==> run a <==
==> flow/design.v <==
module binary2deg(
	input i_clk,
	input i_rst,
	input i_start,
	input[63:0] i_decimal,
	input[3:0] i_frccnt,
	output[13:0] o_deg,
	output o_finished
	);
enum {IDLE,D2B1,D2B2,SHIFT,B2D,END} state_w,state_r;
logic[13:0] deg_w,deg_r;
logic[21:0] devider_w,devider_r;
logic[34:0] tmp_w,tmp_r;
logic[63:0] decimal_w,decimal_r;
logic[21:0] binary_w,binary_r;
logic[3:0] cnt_w,cnt_r;
logic[3:0] frccnt_w,frccnt_r;
logic finished;
assign o_finished = finished;
assign o_deg = deg_r;
always@(*) begin
	deg_w = deg_r;
	devider_w = devider_r;
	tmp_w = tmp_r;
	decimal_w = decimal_r;
	binary_w = binary_r;
	cnt_w = cnt_r;
	frccnt_w = frccnt_r;
	state_w = state_r;
	finished = 0;
	case(state_r)
		IDLE: begin
			if(i_start) begin
				state_w = D2B1;
				decimal_w = i_decimal;
				frccnt_w = i_frccnt;
				tmp_w = 0;
			end
			else begin
				state_w = state_r;
				decimal_w = 0;
			end
			binary_w = 0;
			devider_w = 22'b101101000000000000000;
			finished = 0;
		end
		D2B1: begin
			if(decimal_r[3:0] < 10) begin
				tmp_w = (tmp_r >> 4)+(tmp_r >> 5)+(tmp_r >> 8)+(tmp_r >> 9)+(tmp_r >> 12)+(tmp_r >> 13)+{18'd0,decimal_r[3:0],13'd0};
				state_w = state_r;
			end
			else begin
				tmp_w = tmp_r;
				state_w = D2B2;
			end
			decimal_w = decimal_r >> 4;
		end
		D2B2: begin
			if(cnt_r == (frccnt_r - 1)) begin
				state_w = SHIFT;
				cnt_w = 0;
			end
			else begin
				state_w = state_r;
				cnt_w = cnt_r + 1;
			end
			tmp_w = (tmp_r >> 4)+(tmp_r >> 5)+(tmp_r >> 8)+(tmp_r >> 9)+(tmp_r >> 12)+(tmp_r >> 13)+{18'd0,decimal_r[3:0],13'd0};
			decimal_w = decimal_r >> 4;
		end
		SHIFT: begin
			tmp_w = (tmp_r << 3) + (tmp_r << 1);
			if(cnt_r == (frccnt_r - 2)) begin
				state_w = B2D;
				binary_w = tmp_w[21:0];
				cnt_w = 0;
			end
			else begin
				state_w = state_r;
				cnt_w = cnt_r + 1;
			end
		end
		B2D: begin
			if(cnt_r == 13) begin
				state_w = END;
				cnt_w = 0;
			end
			else begin
				state_w = state_r;
				cnt_w = cnt_r + 1;
			end
			if(binary_r < devider_r) begin
				deg_w = {deg_r[12:0],1'b0};
				binary_w = binary_r;
			end
			else begin
				deg_w = {deg_r[12:0],1'b1};
				binary_w = binary_r - devider_r;
			end
			devider_w = devider_r >> 1;
			finished = 0;
		end
		END: begin
			finished = 1;
			state_w = IDLE;
		end
	endcase
end
always@(posedge i_clk or negedge i_rst) begin
	if(!i_rst) begin
		devider_r <= 22'b0101101000000000000000;
		binary_r <= 0;
		deg_r <= 0;
		cnt_r <= 0;
		state_r <= IDLE;
		decimal_r <= 64'd0;
		tmp_r <= 35'd0;
		frccnt_r <= 0;
	end
	else begin
		devider_r <= devider_w;
		binary_r <= binary_w;
		deg_r <= deg_w;
		cnt_r <= cnt_w;
		state_r <= state_w;
		decimal_r <= decimal_w;
		tmp_r <= tmp_w;
		frccnt_r <= frccnt_w;
	end
end
endmodule
module synchro(
	input i_clk,
	input i_rst,
	input i_write,
	input[7:0] i_char,
	output o_full,
	output o_check,
	output[14 - 1:0] o_deg
	);
integer i;
enum {IDLE,IDT,DATA,DEG,CHECK} state_w,state_r;
logic[7:0] cnt_w,cnt_r;
logic[7:0] char_w[7:0],char_r[7:0];
logic[2:0] r_w,r_r,w_w,w_r;
logic[7:0] char;
logic[7:0] check_w,check_r;
logic[7:0] checksum_w,checksum_r,tmp;
logic check;
logic[23:0] SI_w,SI_r;
logic[3:0] pos;
enum {INT,FRC} dstate_w,dstate_r;
logic[63:0] decimal_w,decimal_r;
logic[13:0] deg,deg_w,deg_r;
logic[3:0] frccnt_w,frccnt_r;
logic finished;
binary2deg xbinary2deg(.i_clk(i_clk),.i_rst(i_rst),.i_start(check && (pos == 1)),.i_decimal(decimal_r),.i_frccnt(frccnt_r),.o_deg(deg),.o_finished(finished));
assign o_full = ((w_r + 1) == r_r)? 1 : 0;
assign o_check = check;
assign o_deg = deg_r;
always@(*) begin
	for(i = 0; i < 8; i = i + 1) begin
		char_w[i] = char_r[i];
	end
	if(i_write) begin
		w_w = w_r + 1;
		char_w[w_r] = i_char;
	end
	else begin
		w_w = w_r;
	end
	if(w_r != r_r) begin
		char = char_r[r_r];
		r_w = r_r + 1;
	end
	else begin
		char = 0;
		r_w = r_r;
	end
end
always@(*) begin
	pos = 0;
	case(SI_r)
		{"H","D","G"} : begin
			pos = 1;
		end
		{"H","D","T"} : begin
			pos = 1;
		end
	endcase
end
always@(*) begin
	if(finished)
		deg_w = deg;
	else
		deg_w = deg_r;
end
always@(*) begin
	check = 0;
	checksum_w = checksum_r;
	SI_w = SI_r;
	decimal_w = decimal_r;
	tmp = 0;
	frccnt_w = frccnt_r;
	state_w = state_r;
	dstate_w = dstate_r;
	cnt_w = cnt_r;
	check_w = check_r;
	if(w_r != r_r) begin
		case(state_r)
			IDLE: begin
				check_w = 0;
				decimal_w = 0;
				frccnt_w = 0;
				dstate_w = INT;
				if(char == "$") begin
					state_w = IDT;
				end
				else begin
					state_w = state_r;
				end
				cnt_w = 0;
			end
			IDT: begin
				if(cnt_r == 4) begin
					state_w = DATA;
					cnt_w = 0;
					SI_w = (SI_r << 8) + {16'd0,char};
				end
				else if(cnt_r > 1) begin
					state_w = state_r;
					cnt_w = cnt_r + 1;
					SI_w = (SI_r << 8) + {16'd0,char};
				end
				else begin
					state_w = state_r;
					SI_w = SI_r;
					cnt_w = cnt_r + 1;
				end
				check_w = check_r ^ char;
			end
			DATA: begin
				if(char == "*") begin
					state_w = CHECK;
					cnt_w = 0;
					check_w = check_r;
				end
				else if(char == ",") begin
					cnt_w = cnt_r + 1;
					check_w = check_r ^ char;
					if(cnt_r == (pos - 1)) begin
						state_w = DEG;
					end
					else begin
						state_w = state_r;
					end
				end
				else begin
					state_w = state_r;
					cnt_w = cnt_r;
					check_w = check_r ^ char;
				end
			end
			DEG: begin
				tmp = char - "0";
				if(char == ".") begin
					dstate_w = FRC;
					state_w = state_r;
					cnt_w = cnt_r;
					frccnt_w = frccnt_r;
					decimal_w = (decimal_r << 4) + {60'd0,tmp[3:0]};
				end
				else if(char == ",") begin
					dstate_w = INT;
					state_w = DATA;
					cnt_w = cnt_r;
					frccnt_w = frccnt_r;
					decimal_w = decimal_r;
				end
				else begin
					state_w = state_r;
					dstate_w = dstate_r;
					cnt_w = cnt_r;
					decimal_w = (decimal_r << 4) + {60'd0,tmp[3:0]};
					if(dstate_r == FRC) begin
						frccnt_w = frccnt_r;
					end
					else begin
						frccnt_w = frccnt_r + 1;
					end
				end
				check_w = check_r ^ char;
			end
			CHECK: begin
				if(char == 8'hd) begin
					state_w = IDLE;
					cnt_w = 0;
					if(check_r == checksum_r) begin
						check = 1;
					end
					else begin
						check = 0;
					end
				end
				else begin
					if((char > "/") && (char < ":")) begin
						tmp = char - "0";
						checksum_w = cnt_r == 0 ? {tmp[3:0],4'd0} : {checksum_r[7:4],tmp[3:0]};
					end
					else if((char > "@") && (char < "G")) begin
						tmp = char - "A" + 8'd10;
						checksum_w = cnt_r == 0 ? {tmp[3:0],4'd0} : {checksum_r[7:4],tmp[3:0]};
					end
					else begin
						checksum_w = checksum_r;
					end
					cnt_w = cnt_r + 1;
				end
			end
		endcase
	end
	else begin
		state_w = state_r;
		cnt_w = cnt_r;
		checksum_w = checksum_r;
		check_w = check_r;
	end
end
always@(posedge i_clk or negedge i_rst) begin
	if(!i_rst) begin
		state_r <= IDLE;
		dstate_r <= INT;
		cnt_r <= 0;
		deg_r <= 0;
		checksum_r <= 0;
		check_r <= 0;
		SI_r <= 0;
		r_r <= 0;
		w_r <= 0;
		decimal_r <= 0;
		frccnt_r <= 0;
		for(i = 0; i < 8; i = i + 1) begin
			char_r[i] <= 0;
		end
	end
	else begin
		state_r <= state_w;
		dstate_r <= dstate_w;
		cnt_r <= cnt_w;
		deg_r <= deg_w;
		checksum_r <= checksum_w;
		check_r <= check_w;
		SI_r <= SI_w;
		r_r <= r_w;
		w_r <= w_w;
		decimal_r <= decimal_w;
		frccnt_r <= frccnt_w;
		for(i = 0; i < 8; i = i + 1) begin
			char_r[i] <= char_w[i];
		end
	end
end
endmodule
==> flow/run.sh <==
#!/bin/bash
# the make line also repeats each setting of config.mk as NAME=value (left out here)
make -C /OpenROAD-flow-scripts/flow DESIGN_CONFIG=/design/flow/config.mk WORK_HOME=/design/flow/orfs CLKGATE_MAP_FILE= finish
==> flow/config.mk <==
export PLATFORM = sky130hd
export DESIGN_NAME = synchro
export DESIGN_NICKNAME = synchro
export VERILOG_FILES = /design/flow/design.v
export SDC_FILE = /design/flow/constraint.sdc
export NUM_CORES = 4
export LEC_CHECK = 0
export ABC_AREA = 0
export CAP_MARGIN = 20
export CELL_PAD_IN_SITES_GLOBAL_PLACEMENT = 0
export CORE_ASPECT_RATIO = 1.03
export CORE_MARGIN = 2
export CORE_UTILIZATION = 72
export CTS_CLUSTER_DIAMETER = 29
export GPL_TIMING_DRIVEN = 1
export MIN_ROUTING_LAYER = met1
export PLACE_DENSITY_LB_ADDON = 0.0
export SETUP_SLACK_MARGIN = 1.69
export SLEW_MARGIN = 10
export TNS_END_PERCENT = 5
==> flow/constraint.sdc <==
create_clock -name core_clock -period 5.91 [get_ports {i_clk}]
set_input_delay 1.1820 -clock core_clock [delete_from_list [all_inputs] [get_ports {i_clk}]]
set_output_delay 1.1820 -clock core_clock [all_outputs]
set_load 0.01 [all_outputs]
==> run b (differences from run a) <==
- ABC_AREA: 0 -> not set
- CELL_PAD_IN_SITES_GLOBAL_PLACEMENT: 0 -> not set
- CORE_ASPECT_RATIO: 1.03 -> not set
- CORE_UTILIZATION: 72 -> 40
- CTS_CLUSTER_DIAMETER: 29 -> not set
- GPL_TIMING_DRIVEN: 1 -> not set
- MIN_ROUTING_LAYER: met1 -> not set
- PLACE_DENSITY_LB_ADDON: 0.0 -> not set
- SETUP_SLACK_MARGIN: 1.69 -> not set
- SLEW_MARGIN: 10 -> 20
- TNS_END_PERCENT: 5 -> not set
==> flow/constraint.sdc (replaced) <==
create_clock -name core_clock -period 6.98 [get_ports {i_clk}]
set_input_delay 1.3960 -clock core_clock [delete_from_list [all_inputs] [get_ports {i_clk}]]
set_output_delay 1.3960 -clock core_clock [all_outputs]
set_load 0.01 [all_outputs]
==> notes <==
- Run a produced a layout that fails on setup timing. Run b completed without violations.
- In run b the die size is larger than in run a, by 78%.
- Critical path depth is the same in run a and run b.
- Of run b and run a, run a has the higher clock skew (gap 0.074 ns).
- In sequential cell count, run b and run a do not differ.
- In area after synthesis, run a and run b do not differ.
- Worst setup slack: run a is lower than run b (0.58 ns).
- Of run a and run b, run a has the higher via count (gap about 13%, measured against run b).
- Against run a, the combinational power of run b is smaller by 24%.
- Against run b, the final area of run a is higher by about 8%.
==> figures <==
quantity	run b	run a
Floorplan utilization	0.402	0.734
Critical path capture point	xbinary2deg.tmp_r[31]$_DFFE_PN0P_	xbinary2deg.tmp_r[27]$_DFFE_PN0P_
Reported sequential group power	2550 uW	3070 uW
Global-route wire length before repair	99.7 mm	114 mm
Combinational gate power	1520 uW	2000 uW
Total buffers and inverters traversed by the critical path	3	5
Crit-path max cell delay	0.54 ns	0.55 ns
Fillcell total	5843	1635
DP Cell Count	3369	3091
Largest net degree at the start of global routing	153	112
Final layout net count	2861	2975
Power density over cell area	235 mW/mm2	339 mW/mm2
Switching Power	2020 uW	3020 uW
Required time at the worst-slack endpoint	7.40 ns	6.32 ns
Final Instance Count excl. Fillers	3448	3259
Endpoints failing setup	0	12
Switching part of the total	0.316	0.302
Avg Vias per Cell	5.54	6.64
Outcome	complete, no violations	failed layout checks
Layout check failures	-	setup timing
No activity file was given, so power comes from the tool's default toggle rates.
